## alu_top
module alu_top(clk, a, b, op, out, carry_out, over_flow, zero);
Size in the first run: about 690 cells after synthesis, roughly 100 I/O pins, about 0.0060 mm^2 of cells after synthesis.
clock: 12.4 ns
lec_check: 0
abc_area: 1
cap_margin: 20
core_margin: 2
core_utilization: 68
cts_cluster_diameter: 218
cts_cluster_size: 72
place_density_lb_addon: 0.14
setup_slack_margin: -0.72
slew_margin: 20
run.sh (not shown) runs the stock make flow with config.mk's settings and CLKGATE_MAP_FILE=.
The starting point reached the layout checks and failed them: setup timing.
Rerun with:
Settings changed: ABC_AREA 1 to default, CORE_UTILIZATION 68 to 61, CTS_CLUSTER_DIAMETER 218 to default, CTS_CLUSTER_SIZE 72 to default, PLACE_DENSITY_LB_ADDON 0.14 to default, SETUP_SLACK_MARGIN -0.72 to default.
Clock period 12.4 ns to 7.16 ns, I/O delays scaled along.
The new run finished but fails on setup timing. Worst setup slack loses 5.1 ns. Design area goes up by 8.4%. Core utilization drops by 4.2 points.
Rerun with:
Settings changed: CORE_UTILIZATION 61 to 70, CTS_CLUSTER_DIAMETER from default to 100, SETUP_SLACK_MARGIN from default to 1.0.
- This time the run ended with an error in global routing (GRT-0232)
- synthesized area does not change
- synthesized cell count stays the same
- die size came out lower by about 12%

========
alu_top again, from the RTL that the note above started with.
export LEC_CHECK = 0
export ABC_AREA = 0
export CAP_MARGIN = 20
export CELL_PAD_IN_SITES_DETAIL_PLACEMENT = 0
export CELL_PAD_IN_SITES_GLOBAL_PLACEMENT = 0
export CORE_ASPECT_RATIO = 1.76
export CORE_MARGIN = 8
export CORE_UTILIZATION = 36
export CTS_CLUSTER_DIAMETER = 397
export CTS_CLUSTER_SIZE = 20
export GPL_ROUTABILITY_DRIVEN = 0
export MAX_ROUTING_LAYER = met4
export PLACE_DENSITY = 0.54
export SETUP_SLACK_MARGIN = -0.23
export SLEW_MARGIN = 20
export TNS_END_PERCENT = 50
create_clock -name core_clock -period 14.1 [get_ports {clk}]
The starting point went through all stages and came out clean.
Then changed:
--- a/flow/config.mk
+++ b/flow/config.mk
@@ -11,6 +11,6 @@
 export CELL_PAD_IN_SITES_GLOBAL_PLACEMENT = 0
-export CORE_ASPECT_RATIO = 1.76
-export CORE_MARGIN = 8
-export CORE_UTILIZATION = 36
-export CTS_CLUSTER_DIAMETER = 397
+export CORE_ASPECT_RATIO = 1.04
+export CORE_MARGIN = 2
+export CORE_UTILIZATION = 70
+export CTS_CLUSTER_DIAMETER = 132
 export CTS_CLUSTER_SIZE = 20
@@ -18,4 +18,4 @@
 export MAX_ROUTING_LAYER = met4
-export PLACE_DENSITY = 0.54
-export SETUP_SLACK_MARGIN = -0.23
+export PLACE_DENSITY_LB_ADDON = 0.16
+export SETUP_SLACK_MARGIN = -0.37
 export SLEW_MARGIN = 20
==> flow/constraint.sdc (replaced) <==
create_clock -name core_clock -period 13.5 [get_ports {clk}]
set_input_delay 2.7000 -clock core_clock [delete_from_list [all_inputs] [get_ports {clk}]]
set_output_delay 2.7000 -clock core_clock [all_outputs]
set_load 0.01 [all_outputs]
After rerunning:
- Now the flow completed and failed the layout checks on negative setup slack
- count of clock-buffer cells in the layout does not change
- cell count falls by roughly a tenth
- clock skew hardly moves
- routed wire length rises by about a fifth
- via count rises by about a fifth
- maximum frequency stays flat
- sequential share of layout area rises by 0.82 points
- cell area falls by a few percent
- worst setup slack degrades by 630 ps
- synthesized cell count stays the same
Then changed:
==> flow/config.mk (replaced) <==
export PLATFORM = sky130hd
export DESIGN_NAME = alu_top
export DESIGN_NICKNAME = alu_top
export VERILOG_FILES = /design/flow/design.v
export SDC_FILE = /design/flow/constraint.sdc
export NUM_CORES = 4
export LEC_CHECK = 0
export CAP_MARGIN = 20
export CORE_MARGIN = 2
export CORE_UTILIZATION = 59
export SLEW_MARGIN = 20
==> flow/constraint.sdc (replaced) <==
create_clock -name core_clock -period 11.2 [get_ports {clk}]
set_input_delay 2.2400 -clock core_clock [delete_from_list [all_inputs] [get_ports {clk}]]
set_output_delay 2.2400 -clock core_clock [all_outputs]
set_load 0.01 [all_outputs]
Outcome: The new run finished but failed the layout checks on negative setup slack. Clock power went up by 13%. Design area went up by 2.9%. Via count went down by 12%. Power went up by about 17%.
Then changed:
--- a/flow/config.mk
+++ b/flow/config.mk
@@ -9,3 +9,3 @@
 export CORE_MARGIN = 2
-export CORE_UTILIZATION = 59
+export CORE_UTILIZATION = 40
 export SLEW_MARGIN = 20
==> flow/constraint.sdc (replaced) <==
create_clock -name core_clock -period 14.2 [get_ports {clk}]
set_input_delay 2.8400 -clock core_clock [delete_from_list [all_inputs] [get_ports {clk}]]
set_output_delay 2.8400 -clock core_clock [all_outputs]
set_load 0.01 [all_outputs]
After rerunning: The changed run completed without violations. Wire length fell by 5.4%. Cell area fell by 0.84%. Clock-buffer cell count rose by 1. Worst setup slack is better by 2500 ps. Global-route usage fell by 11 points. Non-clock buffer count fell by 25. Die size rose by 46%. Worst hold slack barely changes. Via count fell by 5.7%.
Then changed:
--- a/flow/config.mk
+++ b/flow/config.mk
@@ -9,3 +9,6 @@
 export CORE_MARGIN = 2
-export CORE_UTILIZATION = 40
+export CORE_UTILIZATION = 67
+export CTS_CLUSTER_DIAMETER = 256
+export CTS_CLUSTER_SIZE = 99
+export PLACE_DENSITY = 0.71
 export SLEW_MARGIN = 20
==> flow/constraint.sdc (replaced) <==
create_clock -name core_clock -period 7.18 [get_ports {clk}]
set_input_delay 1.4360 -clock core_clock [delete_from_list [all_inputs] [get_ports {clk}]]
set_output_delay 1.4360 -clock core_clock [all_outputs]
set_load 0.01 [all_outputs]
The new run finished with negative setup slack left.
Critical path depth stays the same.
Area after synthesis stays the same.
Wire length rises by 16%.
Fmax rises by 2.4%.
Die size falls by about 40%.
Via count rises by about 16%.
Count of clock-buffer cells in the layout falls by 1.
Register-to-register slack loses 6700 ps.
Final cell count falls by 2.2%.

========
Starting RTL as in the previous note.
Design alu_top, start of the top module:
module alu_top(clk, a, b, op, out, carry_out, over_flow, zero);
input clk;
input [31:0] a, b;
input [2:0] op;
output reg [31:0] out;
output reg carry_out, over_flow, zero;
reg [31:0] a_r, b_r;
reg [2:0] op_r;
wire [31:0] alu_out;
wire alu_carry_out, alu_over_flow, alu_zero;
ALU alu_core(a_r, b_r, op_r, alu_out, alu_carry_out, alu_over_flow, alu_zero);
always @(posedge clk) begin
	a_r <= a;
	b_r <= b;
	op_r <= op;
	out <= alu_out;
	carry_out <= alu_carry_out;
	over_flow <= alu_over_flow;
	zero <= alu_zero;
end
endmodule
Settings: LEC_CHECK=0, ABC_AREA=1, CAP_MARGIN=20, CORE_ASPECT_RATIO=1.47, CORE_MARGIN=2, CORE_UTILIZATION=72, CTS_CLUSTER_DIAMETER=380, CTS_CLUSTER_SIZE=16, PLACE_DENSITY_LB_ADDON=0.2, SETUP_SLACK_MARGIN=2.31, SLEW_MARGIN=20; clock period 7.89 ns.
The first run aborted during 5_1_grt, error GRT-0116.
Next try:
ABC_AREA = not set   (was 1)
CORE_ASPECT_RATIO = not set   (was 1.47)
CTS_CLUSTER_DIAMETER = not set   (was 380)
CTS_CLUSTER_SIZE = 99   (was 16)
PLACE_DENSITY_LB_ADDON = not set   (was 0.2)
SETUP_SLACK_MARGIN = not set   (was 2.31)
clock period = 13.7 ns   (was 7.89 ns; I/O delays follow)
=> This time the run completed, yet does not pass: negative setup slack. Die size rises by 3.2%. Area after synthesis rises by about 3.5%. Synthesized cell count falls by about 7%.
Next try:
CORE_UTILIZATION = 40   (was 72)
CTS_CLUSTER_SIZE = not set   (was 99)
clock period = 14.5 ns   (was 13.7 ns; I/O delays follow)
=> The changed run finished clean. Worst hold slack is worse by 0.056 ns. Power decreases by 5.9%. Register-to-register slack gains 0.80 ns. Setup slack improved by 0.80 ns. Routed wire length is lower by 25%. Via count is lower by 20%. Synthesized area does not change. Global-route usage goes down by 26 points.
Power is estimated from default activity; no workload was simulated.
